==> inputs of wip/delta <==
==> flow/design.v <==
module clkdivider( input PCLK, input PRESERN, output wire newclk, output wire rise );
reg[1:0] counter;
always@(posedge PCLK)
begin
    if(!PRESERN)
        counter <= 2'd0;
    else
        counter <= counter + 1;
end
assign newclk = counter[1];
assign rise = (counter == 2'b01);
endmodule
module clkdivider_vgaFlash(input PCLK, input PRESERN, output wire newclk, output wire rise );
reg[19:0] counter;
always@(posedge PCLK)
begin
    if(!PRESERN)
        counter <= 20'd0;
    else
        counter <= counter + 1;
end
assign newclk = counter[19];
assign rise = (counter == 20'h7FFFF);
endmodule
module halfclk( input PCLK, input PRESERN, input en, output wire newclk, output wire rise );
reg counter;
always@(posedge PCLK)
begin
    if(!PRESERN)
        counter <= 1'b0;
    else if(en)
        counter <= counter + 1;
end
assign newclk = counter;
assign rise = en & ~counter;
endmodule
module vgacontrol(  
input PCLK, 				 
input PRESERN, 				 
input PSEL, 				 
input PENABLE, 				 
output wire PREADY, 		 
output wire PSLVERR,		 
input PWRITE,				 
input [31:0] PADDR,			 
input wire [31:0] PWDATA,	 
output reg [31:0] PRDATA,	 
output HS, 
output VS, 
output reg vga_R,
output reg vga_G,
output reg vga_B,
input SW,
input SW2,
input SW3
);
assign PSLVERR = 0;
assign PREADY = 1;
reg [31:0] player1;
reg [31:0] player2;
reg [31:0] whichplayer;
reg [31:0] winner;
wire player1_score;
wire player2_score;
wire p1_p;
wire p2_p;
wire p_u;
wire win_out;
wire pwin_out1;
wire pwin_out2;
wire player1_write = (PSEL & PENABLE & PWRITE & (PADDR[11:0] == 12'h104));
wire player2_write = (PSEL & PENABLE & PWRITE & (PADDR[11:0] == 12'h108));
wire whichplayer_write = (PSEL & PENABLE & PWRITE & (PADDR[11:0] == 12'h114));
wire winner_write = (PSEL & PENABLE & PWRITE & (PADDR[11:0] == 12'h118));
wire SWDebounce;
wire SWDebounce2;
wire SWDebounce3;
wire pwin1_out;
wire pwin2_out;
wire quarterclk, quarter_rise;
wire flashclk, flash_rise, half_flash, half_rise, quarter_flash, quarter_flash_rise;
Button_Debouncer db1(PCLK, PRESERN, SW, SWDebounce);
Button_Debouncer db2(PCLK, PRESERN, SW2, SWDebounce2);
Button_Debouncer db3(PCLK, PRESERN, SW3, SWDebounce3);
always @(posedge PCLK) 		 
begin
    if(!PRESERN)
        PRDATA <= 32'd0;
    else if(PADDR[11:0] == 12'h100)
    begin
        PRDATA[31:1] <= 31'h00000000;				 
        PRDATA[0] <= SWDebounce; 	 
    end
    else if(PADDR[11:0] == 12'h104)
    begin				
        PRDATA <= player1;
    end
    else if(PADDR[11:0] == 12'h108)
    begin				
        PRDATA <= player2;
    end
    else if(PADDR[11:0] == 12'h10C)
    begin
        PRDATA[31:1] <= 31'h00000000;				 
        PRDATA[0] <= SWDebounce2; 
    end
    else if(PADDR[11:0] == 12'h114)
    begin				 
        PRDATA <= whichplayer; 
    end
    else if(PADDR[11:0] == 12'h118)
    begin
        PRDATA[31:1] <= 31'h00000000;				 
        PRDATA[0] <= SWDebounce3; 
    end
end
always @(posedge PCLK) 		 
begin
	if(!PRESERN)
    begin
        player1 <= 32'd0;
        player2 <= 32'd0;
        whichplayer <= 32'd0;
        winner <= 32'd0;
    end
    else if(player1_write)
        player1 <= PWDATA;
	else if(player2_write)
        player2 <= PWDATA;
    else if(whichplayer_write)
        whichplayer <= PWDATA;
    else if(winner_write)
        winner <= PWDATA;
end
wire inDisplayArea;
wire [9:0] CounterX;
wire [8:0] CounterY;
hvsync_generator syncgen(.clk(PCLK), .rst(PRESERN), .en(quarter_rise), .vga_h_sync(HS), .vga_v_sync(VS), 
                            .inDisplayArea(inDisplayArea), .CounterX(CounterX), .CounterY(CounterY));
wire border = (CounterX[9:3]==0) || (CounterX[9:3]==79) || (CounterY[8:3]==0) || (CounterY[8:3]==60) || (CounterX[9:3]==40) || (CounterX[9:3]==39);
scoreDraw sd1(player1, player1_score, 32'd16, 32'd22, CounterX, CounterY, 8'd1);
scoreDraw sd2(player2, player2_score, 32'd56, 32'd22, CounterX, CounterY, 8'd1);
pscoreDraw ps1(CounterX, CounterY, 2, 2, 0, p1_p);
pscoreDraw ps2(CounterX, CounterY, 42, 2, 1, p2_p);
whichDraw wd(CounterX, CounterY, whichplayer, p_u);
pwinDraw pw1(PCLK, CounterX, CounterY, 22, 2, 1, pwin1_out);
pwinDraw pw2(PCLK, CounterX, CounterY, 22, 2, 2, pwin2_out);
winnerDraw wn(PCLK, PRESERN, flash_rise, CounterX, CounterY, 10, 40, win_out);
wire R = (winner>0) ? (win_out | ((winner == 1) ? (pwin1_out  | (~win_out&~pwin1_out&flashclk)) : (~win_out&~pwin2_out&flashclk))) : (border | player1_score | player2_score | p1_p);
wire G = (winner>0) ? (win_out | ((winner == 1) ? (~win_out&~pwin1_out&half_flash) : (~win_out&~pwin2_out&half_flash))) : (border | player1_score | player2_score | p_u);
wire B = (winner>0) ? (win_out | ((winner == 2) ? (pwin2_out  | (~win_out&~pwin2_out&quarter_flash)) : (~win_out&~pwin1_out&quarter_flash))) : (border | player1_score | player2_score | p2_p);
clkdivider cd(PCLK, PRESERN, quarterclk, quarter_rise);
clkdivider_vgaFlash cdf(PCLK, PRESERN, flashclk, flash_rise);
halfclk hc1(PCLK, PRESERN, flash_rise, half_flash, half_rise);
halfclk hc2(PCLK, PRESERN, half_rise, quarter_flash, quarter_flash_rise);
always @(posedge PCLK)
begin
  if(!PRESERN)
  begin
    vga_R <= 1'b0;
    vga_G <= 1'b0;
    vga_B <= 1'b0;
  end
  else if(quarter_rise)
  begin
    vga_R <= R & inDisplayArea;
    vga_G <= G & inDisplayArea;
    vga_B <= B & inDisplayArea;
  end
end
endmodule
module hvsync_generator(clk, rst, en, vga_h_sync, vga_v_sync, inDisplayArea, CounterX, CounterY);
input clk;
input rst;
input en;
output vga_h_sync, vga_v_sync;
output inDisplayArea;
output [9:0] CounterX;
output [8:0] CounterY;
reg [9:0] CounterX;
reg [8:0] CounterY;
wire CounterXmaxed = (CounterX==10'h2FF);
always @(posedge clk)
if(!rst)
	CounterX <= 0;
else if(en)
begin
if(CounterXmaxed)
	CounterX <= 0;
else
	CounterX <= CounterX + 1;
end
always @(posedge clk)
if(!rst)
	CounterY <= 0;
else if(en)
begin
if(CounterXmaxed) CounterY <= CounterY + 1;
end
reg	vga_HS, vga_VS;
always @(posedge clk)
if(!rst)
begin
	vga_HS <= 1'b0;
	vga_VS <= 1'b0;
end
else if(en)
begin
	vga_HS <= (CounterX[9:4]==6'h2D);  
	vga_VS <= (CounterY==500);  
end
reg inDisplayArea;
always @(posedge clk)
if(!rst)
	inDisplayArea <= 1'b0;
else if(en)
begin
if(inDisplayArea==0)
	inDisplayArea <= (CounterXmaxed) && (CounterY<480);
else
	inDisplayArea <= !(CounterX==639);
end
assign vga_h_sync = ~vga_HS;
assign vga_v_sync = ~vga_VS;
endmodule
module Button_Debouncer(
input clk,
input rst,  
input PB_in,  
output reg PB_out  
);
    reg [15:0] PB_cnt;  
    reg [1:0] sync;  
    always @(posedge clk)
        sync[1:0] <= {sync[0],~PB_in};
    wire PB_idle = (PB_out==sync[1]);  
    wire PB_cnt_max = &PB_cnt;  
    always @(posedge clk) 
    begin
        if(!rst)
        begin
            PB_cnt <= 16'd0;
            PB_out <= 1'b0;
        end
        else if(PB_idle)
            PB_cnt<= 16'd0;  
        else 
        begin
            PB_cnt<= PB_cnt + 16'd1;  
            if(PB_cnt_max)
            PB_out<= ~PB_out;  
        end
    end
endmodule
module draw(input [31:0]CounterX, input [31:0]CounterY, input [31:0]leftx, input [31:0]rightx, input [31:0]topy, input [31:0]boty, output box);  
    assign box = (((CounterX[9:3]>=leftx) && (CounterX[9:3]<(rightx))) && ((CounterY[8:3]>=topy) && (CounterY[8:3]<(boty))));
endmodule
module numbershift(input [31:0]number, output reg player_shift, input [31:0]x, input [31:0]y, input [31:0]CounterX, input [31:0]CounterY, input [7:0]scale);
    parameter S = 5; parameter C = 16; parameter O = 0; parameter R = 17; parameter E = 18; parameter P = 19; parameter Wl = 20; parameter Wr = 21; parameter N = 22;
    wire box1,box2,box3,box4,box5,box6,box7;    
    draw d1(CounterX, CounterY, x, x+(4 << scale), y, y+(1<<scale), box1);  
    draw d2(CounterX, CounterY, x, x+(4 << scale), y+(8 << scale), y+(8 << scale) + (1 << scale), box2);  
    draw d3(CounterX, CounterY, x, x+(1<<scale), y, y+(4 << scale) + (1 << scale), box3);  
    draw d4(CounterX, CounterY, x, x+(1<<scale), y+(4 << scale), y+(8 << scale) + (1 << scale), box4);  
    draw d5(CounterX, CounterY, x+(4 << scale) - (1 << scale), x+(4 << scale), y, y+(4 << scale) + (1 << scale), box5);  
    draw d6(CounterX, CounterY, x+(4 << scale) - (1 << scale), x+(4 << scale), y+(4 << scale), y+(8 << scale) + (1 << scale), box6);  
    draw d7(CounterX, CounterY, x, x+(4 << scale), y+(4 << scale), y+(4 << scale) + (1 << scale), box7);  
    always @*
    begin
        if(number == 32'd0)
            player_shift = box1 | box2 | box3 | box4 | box5 | box6;
        else if(number == 32'd1)
            player_shift = box3 | box4;
         else if(number == 32'd2)
            player_shift = box1 | box5 | box7 | box4 | box2;
         else if(number == 32'd3)
            player_shift = box1 | box5 | box7 | box6 | box2;
         else if(number == 32'd4)
            player_shift = box3 | box5 | box6 | box7;
         else if(number == 32'd5)
            player_shift = box1 | box2 | box3 | box6 | box7;        
         else if(number == 32'd6)
            player_shift = box1 | box2 | box3 | box4 | box6 | box7;        
         else if(number == 32'd7)
            player_shift = box1 | box5 | box6;        
         else if(number == 32'd8)
            player_shift = box1 | box2 | box3 | box4 | box5 | box6 | box7;        
         else if(number == 32'd9)
            player_shift = box1 | box3 | box5 | box6 | box7;
         else if(number == 32'd16)
            player_shift = box1 | box2 | box3 | box4;
         else if(number == 32'd17)
            player_shift = box1 | box3 | box4;
         else if(number == 32'd18)
            player_shift = box1 | box2 | box3 | box4 | box7;  
         else if(number == 32'd19)
            player_shift = box1 | box3 | box4 | box5 | box7;
         else if(number == 32'd20)
            player_shift = box2 | box3 | box4 | box6;
         else if(number == 32'd21)
            player_shift = box2 | box5 | box6;         
         else if(number == 32'd22)
            player_shift = box1 | box3 | box4 | box5 | box6;
         else
            player_shift = 0;
    end
endmodule
module scoreDraw(input [31:0]number, output reg player_shift, input [31:0]x, input [31:0]y, input [31:0]CounterX, input [31:0]CounterY, input [7:0]scale);
    wire player_shift1, player_shift2, player_shift3;
    numbershift n1(number, player_shift1, x, y, CounterX, CounterY, scale);
    numbershift n2(32'd1, player_shift2, x-5, y, CounterX, CounterY, scale);
    numbershift n3(number-10, player_shift3, x+5, y, CounterX, CounterY, scale);
    always @*
    begin
        if(number < 10 || number >15)
            player_shift = player_shift1;
        else
            player_shift = player_shift2 | player_shift3;
    end
endmodule
module pscoreDraw(input [31:0]CounterX, input [31:0]CounterY, input [31:0]x, input [31:0]y, input player, output player_shift);
    parameter spacing = 5;
    wire p, one_two, s, c, o, r, e;
    numbershift ns1(19, p, x, y, CounterX, CounterY, 0);  
    numbershift ns2(player+1, one_two, x+5, y, CounterX, CounterY, 0);  
    numbershift ns3(5, s, x+12, y, CounterX, CounterY, 0);  
    numbershift ns4(16, c, x+17, y, CounterX, CounterY, 0);  
    numbershift ns5(0, o, x+22, y, CounterX, CounterY, 0);  
    numbershift ns6(17, r, x+27, y, CounterX, CounterY, 0);  
    numbershift ns7(18, e, x+32, y, CounterX, CounterY, 0);  
    assign player_shift = p | one_two | s | c | o | r | e;
endmodule
module winnerDraw(input clk, input rst, input en, input [31:0]CounterX, input [31:0]CounterY, input [31:0]x, input [31:0]y, output win_out);
    wire w1, w2, i, n1, n2, e, r;
    reg tiny;
    always@(posedge clk)
    begin
        if(!rst)
            tiny <= 1'b0;
        else if(en)
            tiny <= ~tiny;
    end
    numbershift ns1(20, w1, x, y, CounterX, CounterY, 1);  
    numbershift ns2(21, w2, x+7, y, CounterX, CounterY, 1);  
    numbershift ns3(1, i, x+20, y, CounterX, CounterY, 1);  
    numbershift ns4(22, n1, x+26, y, CounterX, CounterY, 1);  
    numbershift ns5(22, n2, x+36, y, CounterX, CounterY, 1);  
    numbershift ns6(18, e, x+46, y, CounterX, CounterY, 1);  
    numbershift ns7(17, r, x+56, y, CounterX, CounterY, 1);  
    assign win_out = (w1 | w2 | i | n1 | n2 | e | r) & tiny;
endmodule
module pwinDraw(input clk, input [31:0]CounterX, input [31:0]CounterY, input [31:0]x, input [31:0]y, input [31:0]winner, output pwin_out);
    parameter spacing = 5;
    wire p, num;
    numbershift ns1(19, p, x, y, CounterX, CounterY, 2);  
    numbershift ns2(winner, num, x+24, y, CounterX, CounterY, 2);  
    assign pwin_out = (p | num);
endmodule
module whichDraw(input [31:0]CounterX, input [31:0]CounterY, input [31:0]player, output underline);
    wire box1, box2;
    draw d1(CounterX, CounterY, 2, 38, 12, 13, box1);
    draw d2(CounterX, CounterY, 43, 78, 12, 13, box2);
    assign underline = (player[0]) ? box2: box1;
endmodule
==> flow/run.sh <==
#!/bin/bash
# the make line also repeats each setting of config.mk as NAME=value (left out here)
make -C /OpenROAD-flow-scripts/flow DESIGN_CONFIG=/design/flow/config.mk WORK_HOME=/design/flow/orfs CLKGATE_MAP_FILE= finish
==> flow/config.mk <==
export PLATFORM = sky130hd
export DESIGN_NAME = vgacontrol
export DESIGN_NICKNAME = vgacontrol
export VERILOG_FILES = /design/flow/design.v
export SDC_FILE = /design/flow/constraint.sdc
export NUM_CORES = 4
export LEC_CHECK = 0
export ABC_AREA = 1
export CAP_MARGIN = 0
export CORE_MARGIN = 6
export CORE_UTILIZATION = 64
export CTS_CLUSTER_DIAMETER = 128
export CTS_CLUSTER_SIZE = 79
export MIN_ROUTING_LAYER = met1
export PLACE_DENSITY_LB_ADDON = 0.06
export SETUP_SLACK_MARGIN = 0.32
export SLEW_MARGIN = 25
==> flow/constraint.sdc <==
create_clock -name core_clock -period 2.88 [get_ports {PCLK}]
set_input_delay 0.5760 -clock core_clock [delete_from_list [all_inputs] [get_ports {PCLK}]]
set_output_delay 0.5760 -clock core_clock [all_outputs]
set_load 0.01 [all_outputs]
==> wip/indigo (differences from wip/delta) <==
Settings changed: ABC_AREA 1 to not set, CAP_MARGIN 0 to 20, CORE_MARGIN 6 to 3, CORE_UTILIZATION 64 to 40, CTS_CLUSTER_DIAMETER 128 to not set, CTS_CLUSTER_SIZE 79 to 73, MIN_ROUTING_LAYER met1 to not set, PLACE_DENSITY_LB_ADDON 0.06 to 0.03, SETUP_SLACK_MARGIN 0.32 to not set, SLEW_MARGIN 25 to 20.
==> flow/constraint.sdc (replaced) <==
create_clock -name core_clock -period 10.0 [get_ports {PCLK}]
set_input_delay 2.0000 -clock core_clock [delete_from_list [all_inputs] [get_ports {PCLK}]]
set_output_delay 2.0000 -clock core_clock [all_outputs]
set_load 0.01 [all_outputs]
==> wip/xenon (differences from wip/delta) <==
Settings changed: ABC_AREA 1 to not set, CAP_MARGIN 0 to 20, CORE_MARGIN 6 to 2, CORE_UTILIZATION 64 to 72, CTS_CLUSTER_DIAMETER 128 to 90, CTS_CLUSTER_SIZE 79 to 23, MIN_ROUTING_LAYER met1 to not set, PLACE_DENSITY_LB_ADDON 0.06 to 0.27, SETUP_SLACK_MARGIN 0.32 to 0.85, SLEW_MARGIN 25 to 20.
==> flow/constraint.sdc (replaced) <==
create_clock -name core_clock -period 3.11 [get_ports {PCLK}]
set_input_delay 0.6220 -clock core_clock [delete_from_list [all_inputs] [get_ports {PCLK}]]
set_output_delay 0.6220 -clock core_clock [all_outputs]
set_load 0.01 [all_outputs]
==> wip/amber (differences from wip/delta) <==
Settings changed: ABC_AREA 1 to not set, CAP_MARGIN 0 to 20, CORE_MARGIN 6 to 2, CORE_UTILIZATION 64 to 40, CTS_CLUSTER_DIAMETER 128 to not set, CTS_CLUSTER_SIZE 79 to not set, MIN_ROUTING_LAYER met1 to not set, PLACE_DENSITY set to 0.6, PLACE_DENSITY_LB_ADDON 0.06 to not set, SETUP_SLACK_MARGIN 0.32 to not set, SLEW_MARGIN 25 to 20.
==> flow/constraint.sdc (replaced) <==
create_clock -name core_clock -period 4.45 [get_ports {PCLK}]
set_input_delay 0.8900 -clock core_clock [delete_from_list [all_inputs] [get_ports {PCLK}]]
set_output_delay 0.8900 -clock core_clock [all_outputs]
set_load 0.01 [all_outputs]
==> metrics.yaml <==
floorplanning:
  row_count: 68
cts:
  cts_setup_buffers: 0
  cts_buffers: 30
place:
  dp_hpwl_um: 33300
  gp_congestion: 0.931
synth:
  area_leaders: "dfxtp_1, nand2_1, a21boi_0, nor2_1, a21oi_1"
  top_cells_by_count: "nand2_1, dfxtp_1, a21boi_0"
  ys_sh_simple: 0.292
  ys_sh_mux: 0.0101
  fp_nets: 1951
  netlist_area_mm2: 0.0144
  avgSynthCellArea_um2: 7.73
  synth_xor_xnor_area_share: 0.0491
  aoi_share: 0.225
outcome:
  status: "no timing/DRC/antenna violations"
grt:
  globalRouteMet2Util: 0.390
  use_met3: 0.0273
  global_route.overflow_total: 0
  grt_use_met1: 0.345
# the run above: wip/indigo

==> metrics.yaml <==
synth:
  ys_sh_mux: 0
  fp_nets: 2463
  aoi_share: 0.206
  netlist_area_mm2: 0.0155
  synth_xor_xnor_area_share: 0.0102
  top_cells_by_count: "nand2_1, nor2_1, inv_1"
cts:
  cts_buffers: 8
floorplanning:
  row_count: 56
outcome:
  lastStage: "global routing"
  status: "aborted with a tool error"
  error: "[ERROR GRT-0232] Routing congestion too high. Check the congestion heatmap in the GUI."
grt:
  global_route.overflow_total: 132
  grt_use_met1: 0.781
  globalRouteMet2Util: 0.911
  use_met3: 0.705
place:
  dp_hpwl_um: 43300
# the run above: wip/delta

==> metrics.yaml <==
timing:
  fin_ws_ns: -0.000415
  finalSetupViolCount: 1
grt:
  use_met3: 0.0824
  globalRouteMet2Util: 0.754
  global_route.overflow_total: 0
floorplanning:
  row_count: 51
  io_pins: 111
cts:
  cts_setup_buffers: 14
  cts_buffers: 16
synth:
  area_leaders: "dfxtp_1, nand2_1, a21boi_0, nor2_1, a21oi_1"
  synth_xor_xnor_area_share: 0.0491
  top_cells_by_count: "nand2_1, dfxtp_1, a21boi_0"
  avgSynthCellArea_um2: 7.73
  ys_sh_simple: 0.292
  ys_sh_mux: 0.0101
  fp_nets: 1951
place:
  gp_congestion: 1.06
detailed_routing:
  routed_via_density: 7.42
cells_and_area:
  finalNonFillerCells: 2269
outcome:
  status: "failed layout checks"
  check-failures: "setup timing"
# the run above: wip/xenon

==> metrics.yaml <==
synth:
  ys_sh_mux: 0.0101
  top_cells_by_count: "nand2_1, dfxtp_1, a21boi_0"
  synth_xor_xnor_area_share: 0.0491
  fp_nets: 1951
  area_leaders: "dfxtp_1, nand2_1, a21boi_0, nor2_1, a21oi_1"
floorplanning:
  row_count: 69
grt:
  global_route.overflow_total: 0
  globalRouteMet2Util: 0.382
  use_met3: 0.0350
cts:
  cts_buffers: 28
outcome:
  status: "no timing/DRC/antenna violations"
# the run above: wip/amber

